// cordic_sin_cos
module cordic_sin_cos
(
    input clk,
    input reset_n,
    input i_call,
    input [31:0] i_data,
    output o_done,
    output [31:0] o_cos,
    output [31:0] o_sin
);
cordic_sin_cos_core u_sin_cos (
    .clk     ( clk ),
    .reset_n ( reset_n ),
    .i_call  ( i_call ),
    .i_data  ( i_data ),
    .o_done  ( o_done ),
    .o_cos   ( o_cos ),
    .o_sin   ( o_sin )
);
endmodule
For scale: about 4500 cells after synthesis, about 170 flip-flops, ~100 I/O pins, ~29000 µm² of cells after synthesis.
clock: 16.2 ns
lec_check: 0
abc_area: 1
cap_margin: 20
core_margin: 2
core_utilization: 58
cts_cluster_diameter: 381
slew_margin: 20
tns_end_percent: 5
run.sh (not shown) runs the stock make flow with config.mk's settings and CLKGATE_MAP_FILE=.
The first run produced a layout that fails on negative setup slack.
Then changed:
--- a/flow/config.mk
+++ b/flow/config.mk
@@ -7,8 +7,5 @@
 export LEC_CHECK = 0
-export ABC_AREA = 1
 export CAP_MARGIN = 20
 export CORE_MARGIN = 2
-export CORE_UTILIZATION = 58
-export CTS_CLUSTER_DIAMETER = 381
+export CORE_UTILIZATION = 36
 export SLEW_MARGIN = 20
-export TNS_END_PERCENT = 5
==> flow/constraint.sdc (replaced) <==
create_clock -name core_clock -period 32.6 [get_ports {clk}]
set_input_delay 6.5200 -clock core_clock [delete_from_list [all_inputs] [get_ports {clk}]]
set_output_delay 6.5200 -clock core_clock [all_outputs]
set_load 0.01 [all_outputs]
Effect: This time the run went through all stages and came out clean. Synthesized cell count falls by 14%. Core utilization falls by 29 points. Worst setup slack improves by 5.1 ns. Sequential share of layout area rises by 1.1 points. Design area falls by 7.5%. Synthesized area falls by 0.84%.
Then changed:
--- a/flow/config.mk
+++ b/flow/config.mk
@@ -7,5 +7,9 @@
 export LEC_CHECK = 0
+export ABC_AREA = 1
 export CAP_MARGIN = 20
 export CORE_MARGIN = 2
-export CORE_UTILIZATION = 36
+export CORE_UTILIZATION = 72
+export CTS_CLUSTER_DIAMETER = 369
+export CTS_CLUSTER_SIZE = 95
+export PLACE_DENSITY = 0.38
 export SLEW_MARGIN = 20
==> flow/constraint.sdc (replaced) <==
create_clock -name core_clock -period 12.8 [get_ports {clk}]
set_input_delay 2.5600 -clock core_clock [delete_from_list [all_inputs] [get_ports {clk}]]
set_output_delay 2.5600 -clock core_clock [all_outputs]
set_load 0.01 [all_outputs]
Outcome:
- The new run aborted during global routing (5_1_grt), error GRT-0232
- synthesized cell count rose by about a fifth
- synthesized area increases slightly
- die size falls by well over a third
Then changed:
--- a/flow/config.mk
+++ b/flow/config.mk
@@ -7,9 +7,6 @@
 export LEC_CHECK = 0
-export ABC_AREA = 1
 export CAP_MARGIN = 20
 export CORE_MARGIN = 2
-export CORE_UTILIZATION = 72
-export CTS_CLUSTER_DIAMETER = 369
-export CTS_CLUSTER_SIZE = 95
-export PLACE_DENSITY = 0.38
+export CORE_UTILIZATION = 65
+export MAX_ROUTING_LAYER = met4
 export SLEW_MARGIN = 20
==> flow/constraint.sdc (replaced) <==
create_clock -name core_clock -period 23.3 [get_ports {clk}]
set_input_delay 4.6600 -clock core_clock [delete_from_list [all_inputs] [get_ports {clk}]]
set_output_delay 4.6600 -clock core_clock [all_outputs]
set_load 0.01 [all_outputs]
Outcome:
- The changed run aborted during global routing (5_1_grt) on ODB-0269
- die size grows by roughly a tenth
- area after synthesis shrinks slightly
- synthesized cell count shrinks by roughly a tenth
Then changed:
--- a/flow/config.mk
+++ b/flow/config.mk
@@ -7,6 +7,9 @@
 export LEC_CHECK = 0
+export ABC_AREA = 1
 export CAP_MARGIN = 20
 export CORE_MARGIN = 2
-export CORE_UTILIZATION = 65
-export MAX_ROUTING_LAYER = met4
+export CORE_UTILIZATION = 72
+export CTS_CLUSTER_SIZE = 98
+export PLACE_DENSITY = 0.43
 export SLEW_MARGIN = 20
+export TNS_END_PERCENT = 10
==> flow/constraint.sdc (replaced) <==
create_clock -name core_clock -period 16.2 [get_ports {clk}]
set_input_delay 3.2400 -clock core_clock [delete_from_list [all_inputs] [get_ports {clk}]]
set_output_delay 3.2400 -clock core_clock [all_outputs]
set_load 0.01 [all_outputs]
This time the run produced a layout that fails on negative setup slack.
Synthesized area went up slightly.
Die area drops by a little under a tenth.
Synthesized cell count grows by about a fifth.
Then changed:
--- a/flow/config.mk
+++ b/flow/config.mk
@@ -8,5 +8,7 @@
 export ABC_AREA = 1
-export CAP_MARGIN = 20
+export CAP_MARGIN = 40
+export CORE_ASPECT_RATIO = 0.5
 export CORE_MARGIN = 2
 export CORE_UTILIZATION = 72
+export CTS_CLUSTER_DIAMETER = 400
 export CTS_CLUSTER_SIZE = 98
This time the run never finished: it broke off in global routing (5_1_grt) on GRT-0232.
Die size barely changes.
Synthesized cell count is unchanged.
Area after synthesis stays the same.

---

Starting RTL as in the previous note.
==> flow/config.mk <==
export PLATFORM = sky130hd
export DESIGN_NAME = cordic_sin_cos
export DESIGN_NICKNAME = cordic_sin_cos
export VERILOG_FILES = /design/flow/design.v
export SDC_FILE = /design/flow/constraint.sdc
export NUM_CORES = 4
export LEC_CHECK = 0
export CAP_MARGIN = 20
export CORE_MARGIN = 2
export CORE_UTILIZATION = 65
export CTS_CLUSTER_DIAMETER = 377
export MAX_ROUTING_LAYER = met4
export SLEW_MARGIN = 20
==> flow/constraint.sdc <==
create_clock -name core_clock -period 23.3 [get_ports {clk}]
set_input_delay 4.6600 -clock core_clock [delete_from_list [all_inputs] [get_ports {clk}]]
set_output_delay 4.6600 -clock core_clock [all_outputs]
set_load 0.01 [all_outputs]
The baseline did not get past global routing (ODB-0269).
Rerun with:
Settings changed: CORE_UTILIZATION 65 to 72, CTS_CLUSTER_DIAMETER 377 to default, CTS_CLUSTER_SIZE from default to 49, HOLD_SLACK_MARGIN from default to -0.09, PLACE_DENSITY from default to 0.73, SETUP_SLACK_MARGIN from default to -1.16.
Clock period 23.3 ns to 15.7 ns, I/O delays scaled along.
The changed run never finished: it broke off in global routing with GRT-0116.
Die area goes down by roughly a tenth.
Synthesized area does not change.
Synthesized cell count stays the same.
Rerun with:
Settings changed: CORE_UTILIZATION 72 to 40, CTS_CLUSTER_SIZE 49 to default, HOLD_SLACK_MARGIN -0.09 to default, MAX_ROUTING_LAYER met4 to default, PLACE_DENSITY 0.73 to default, SETUP_SLACK_MARGIN -1.16 to default.
Clock period 15.7 ns to 30.0 ns, I/O delays scaled along.
Effect: Now the flow finished clean; die size increases by 78%; synthesized area is unchanged; synthesized cell count does not change.

---

Starting RTL as in the previous note.
clock: 25.3 ns
lec_check: 0
cap_margin: 5
core_margin: 2
core_utilization: 65
cts_cluster_diameter: 32
cts_cluster_size: 45
max_routing_layer: met4
setup_slack_margin: 5.0
slew_margin: 20
tns_end_percent: 5
The starting point reached the layout checks and failed them: setup timing.
Edit:
==> flow/config.mk (replaced) <==
export PLATFORM = sky130hd
export DESIGN_NAME = cordic_sin_cos
export DESIGN_NICKNAME = cordic_sin_cos
export VERILOG_FILES = /design/flow/design.v
export SDC_FILE = /design/flow/constraint.sdc
export NUM_CORES = 4
export LEC_CHECK = 0
export ABC_AREA = 1
export CAP_MARGIN = 0
export CORE_MARGIN = 2
export CORE_UTILIZATION = 72
export CTS_CLUSTER_SIZE = 11
export PLACE_DENSITY = 0.43
export SLEW_MARGIN = 20
export TNS_END_PERCENT = 10
==> flow/constraint.sdc (replaced) <==
create_clock -name core_clock -period 16.2 [get_ports {clk}]
set_input_delay 3.2400 -clock core_clock [delete_from_list [all_inputs] [get_ports {clk}]]
set_output_delay 3.2400 -clock core_clock [all_outputs]
set_load 0.01 [all_outputs]
The changed run finished but failed the layout checks on setup timing; setup slack loses 5600 ps; synthesized cell count climbs by 16%; cell count climbs by 10%; final area decreases by 4.1%; via count goes up by 2.0%; register-to-register slack gets worse by 9500 ps; first-iteration DRC count barely changes.
Edit:
--- a/flow/config.mk
+++ b/flow/config.mk
@@ -7,8 +7,9 @@
 export LEC_CHECK = 0
 export ABC_AREA = 1
-export CAP_MARGIN = 0
+export CAP_MARGIN = 40
+export CORE_ASPECT_RATIO = 1.42
 export CORE_MARGIN = 2
 export CORE_UTILIZATION = 72
-export CTS_CLUSTER_SIZE = 11
+export CTS_CLUSTER_SIZE = 98
 export PLACE_DENSITY = 0.43
 export SLEW_MARGIN = 20
Effect:
- This time the run ran to the end with violations: capacitance limit, slew limit, setup timing
- area after synthesis is unchanged
- final cell count increases by 0.51%
- setup slack improves by 120 ps
- maximum frequency increases by 0.56%
- sequential share of layout area barely changes
- final area decreases by 0.34%
- count of clock-buffer cells in the layout is unchanged
- worst hold slack degrades by 24 ps
- die size is about the same
Edit:
==> flow/config.mk (replaced) <==
export PLATFORM = sky130hd
export DESIGN_NAME = cordic_sin_cos
export DESIGN_NICKNAME = cordic_sin_cos
export VERILOG_FILES = /design/flow/design.v
export SDC_FILE = /design/flow/constraint.sdc
export NUM_CORES = 4
export LEC_CHECK = 0
export CAP_MARGIN = 20
export CORE_MARGIN = 2
export CORE_UTILIZATION = 22
export SLEW_MARGIN = 20
==> flow/constraint.sdc (replaced) <==
create_clock -name core_clock -period 37.0 [get_ports {clk}]
set_input_delay 7.4000 -clock core_clock [delete_from_list [all_inputs] [get_ports {clk}]]
set_output_delay 7.4000 -clock core_clock [all_outputs]
set_load 0.01 [all_outputs]
=> With this change the flow finished clean; via count is lower by 17%; routed wire length fell by 18%; synthesized area is lower by 0.84%.
Edit:
--- a/flow/config.mk
+++ b/flow/config.mk
@@ -6,6 +6,10 @@
 export NUM_CORES = 4
 export LEC_CHECK = 0
+export ABC_AREA = 1
 export CAP_MARGIN = 20
 export CORE_MARGIN = 2
-export CORE_UTILIZATION = 22
+export CORE_UTILIZATION = 70
+export CTS_CLUSTER_DIAMETER = 375
+export CTS_CLUSTER_SIZE = 100
+export PLACE_DENSITY = 0.39
 export SLEW_MARGIN = 20
==> flow/constraint.sdc (replaced) <==
create_clock -name core_clock -period 21.6 [get_ports {clk}]
set_input_delay 4.3200 -clock core_clock [delete_from_list [all_inputs] [get_ports {clk}]]
set_output_delay 4.3200 -clock core_clock [all_outputs]
set_load 0.01 [all_outputs]
This time the run finished but failed the layout checks on setup timing.
Flip-flop count is unchanged.
Via count is higher by roughly a tenth.
Area after synthesis came out higher slightly.
Global-route usage goes up by 29 points.
Worst setup slack got worse by 4500 ps.
Worst hold slack got worse by 54 ps.
Core utilization rises by 57 points.
Design area increases by a few percent.
Edit:
==> flow/config.mk (replaced) <==
export PLATFORM = sky130hd
export DESIGN_NAME = cordic_sin_cos
export DESIGN_NICKNAME = cordic_sin_cos
export VERILOG_FILES = /design/flow/design.v
export SDC_FILE = /design/flow/constraint.sdc
export NUM_CORES = 4
export LEC_CHECK = 0
export CAP_MARGIN = 20
export CORE_MARGIN = 2
export CORE_UTILIZATION = 40
export SLEW_MARGIN = 20
==> flow/constraint.sdc (replaced) <==
create_clock -name core_clock -period 29.1 [get_ports {clk}]
set_input_delay 5.8200 -clock core_clock [delete_from_list [all_inputs] [get_ports {clk}]]
set_output_delay 5.8200 -clock core_clock [all_outputs]
set_load 0.01 [all_outputs]
This time the run passed the timing, design-rule and antenna checks.
Synthesized cell count fell by roughly a tenth.
Register-to-register slack is better by 7100 ps.
Wire length shrinks by a few percent.
Final area is lower by a few percent.
Global-route usage went down by 18 points.

---

## red
cordic_sin_cos again, from the RTL that the note above started with.
clock: 12.8 ns
lec_check: 0
abc_area: 1
cap_margin: 20
core_aspect_ratio: 1.44
core_margin: 2
core_utilization: 72
cts_cluster_diameter: 369
cts_cluster_size: 95
place_density: 0.38
slew_margin: 20
As the logs show, red stopped at 5_1_grt after a tool error, so it never reached the end of the flow.
What blue does differently from red at the input level:
- swapping 1.44 for 0.5 in CORE_ASPECT_RATIO
- clearing CTS_CLUSTER_DIAMETER, which used to be 369
- clearing PLACE_DENSITY, which used to be 0.38
- clearing CTS_CLUSTER_SIZE, which used to be 95
- swapping 20 for 0 in CAP_MARGIN
- putting SETUP_SLACK_MARGIN at -2.0 where nothing was set
- clearing ABC_AREA, which used to be 1
- swapping 12.8 for 30.0 in the clock period (ns, I/O delays scaled along)
### Flow results
- No crash in blue: every stage finished, but the layout fails its final checks due to negative setup slack.
- Note that the vertical die dimension recorded for blue amounts to 0.59 times the value seen in red.
- Number of register bits inferred by synthesis came out exactly the same in blue and red.
- blue: die size about 0.65% below red
- Of blue and red, red shows the higher number of placed instances with taps included, with blue below it.
- blue vs red — compound-cell area share of the yosys netlist rose 16 points.
- Comparing blue and red, the higher number of different library cells in the post-synthesis netlist was measured on blue.
- Diff blue and red: summed standard-cell area reported by yosys lower in blue
- Relative to red, synthesized cell count has decreased by 614 in blue.
- blue vs red — summed instance area of the synthesized netlist dropped 0.84%.
- Higher number of setup buffers added after CTS among blue and red: red

---

cordic_sin_cos again, from the RTL that the note above started with.
Settings: LEC_CHECK=0, ABC_AREA=1, CAP_MARGIN=20, CELL_PAD_IN_SITES_DETAIL_PLACEMENT=0, CORE_MARGIN=2, CORE_UTILIZATION=51, CTS_CLUSTER_SIZE=14, GPL_TIMING_DRIVEN=1, HOLD_SLACK_MARGIN=0.03, PLACE_DENSITY_LB_ADDON=0.11, SETUP_SLACK_MARGIN=4.09, SLEW_MARGIN=20; clock period 15.8 ns.
The starting point ran to the end with violations: negative setup slack.
Edit:
--- a/flow/config.mk
+++ b/flow/config.mk
@@ -10,9 +10,8 @@
 export CELL_PAD_IN_SITES_DETAIL_PLACEMENT = 0
 export CORE_MARGIN = 2
-export CORE_UTILIZATION = 51
+export CORE_UTILIZATION = 70
 export CTS_CLUSTER_SIZE = 14
 export GPL_TIMING_DRIVEN = 1
 export HOLD_SLACK_MARGIN = 0.03
-export PLACE_DENSITY_LB_ADDON = 0.11
-export SETUP_SLACK_MARGIN = 4.09
+export SETUP_SLACK_MARGIN = 0.83
 export SLEW_MARGIN = 20
With this change the flow died in global routing.
Synthesized area does not change.
Die size goes down by 27%.
Synthesized cell count stays the same.
Edit:
--- a/flow/config.mk
+++ b/flow/config.mk
@@ -10,8 +10,9 @@
 export CELL_PAD_IN_SITES_DETAIL_PLACEMENT = 0
 export CORE_MARGIN = 2
-export CORE_UTILIZATION = 70
-export CTS_CLUSTER_SIZE = 14
+export CORE_UTILIZATION = 51
+export CTS_CLUSTER_SIZE = 88
 export GPL_TIMING_DRIVEN = 1
 export HOLD_SLACK_MARGIN = 0.03
-export SETUP_SLACK_MARGIN = 0.83
+export PLACE_DENSITY_LB_ADDON = 0.11
+export SETUP_SLACK_MARGIN = -2.0
 export SLEW_MARGIN = 20
==> flow/constraint.sdc (replaced) <==
create_clock -name core_clock -period 26.4 [get_ports {clk}]
set_input_delay 5.2800 -clock core_clock [delete_from_list [all_inputs] [get_ports {clk}]]
set_output_delay 5.2800 -clock core_clock [all_outputs]
set_load 0.01 [all_outputs]
The new run finished with timing, DRC and antenna clean.
Synthesized cell count does not change.
Area after synthesis is unchanged.
Die size went up by well over a third.
Edit:
--- a/flow/config.mk
+++ b/flow/config.mk
@@ -7,9 +7,10 @@
 export LEC_CHECK = 0
 export ABC_AREA = 1
-export CAP_MARGIN = 20
-export CELL_PAD_IN_SITES_DETAIL_PLACEMENT = 0
-export CORE_MARGIN = 2
+export CAP_MARGIN = 5
+export CELL_PAD_IN_SITES_DETAIL_PLACEMENT = 2
+export CORE_MARGIN = 9
 export CORE_UTILIZATION = 51
 export CTS_CLUSTER_SIZE = 88
+export GPL_ROUTABILITY_DRIVEN = 0
 export GPL_TIMING_DRIVEN = 1
 export HOLD_SLACK_MARGIN = 0.03
@@ -17,2 +18,3 @@
 export SETUP_SLACK_MARGIN = -2.0
 export SLEW_MARGIN = 20
+export TNS_END_PERCENT = 85
With this change the flow ended with an error in detailed placement on DPL-0033.
Synthesized area does not change.
Synthesized cell count stays the same.
Die area rises by roughly a tenth.
Edit:
==> flow/config.mk (replaced) <==
export PLATFORM = sky130hd
export DESIGN_NAME = cordic_sin_cos
export DESIGN_NICKNAME = cordic_sin_cos
export VERILOG_FILES = /design/flow/design.v
export SDC_FILE = /design/flow/constraint.sdc
export NUM_CORES = 4
export LEC_CHECK = 0
export ABC_AREA = 0
export CAP_MARGIN = 20
export CELL_PAD_IN_SITES_DETAIL_PLACEMENT = 0
export CORE_MARGIN = 2
export CORE_UTILIZATION = 51
export CTS_CLUSTER_SIZE = 14
export GPL_TIMING_DRIVEN = 1
export HOLD_SLACK_MARGIN = 0.03
export PLACE_DENSITY_LB_ADDON = 0.11
export SETUP_SLACK_MARGIN = 0.98
export SLEW_MARGIN = 20
After rerunning:
- The changed run finished clean
- die size came out lower by roughly a tenth
- area after synthesis came out lower slightly
- synthesized cell count came out lower by roughly a tenth
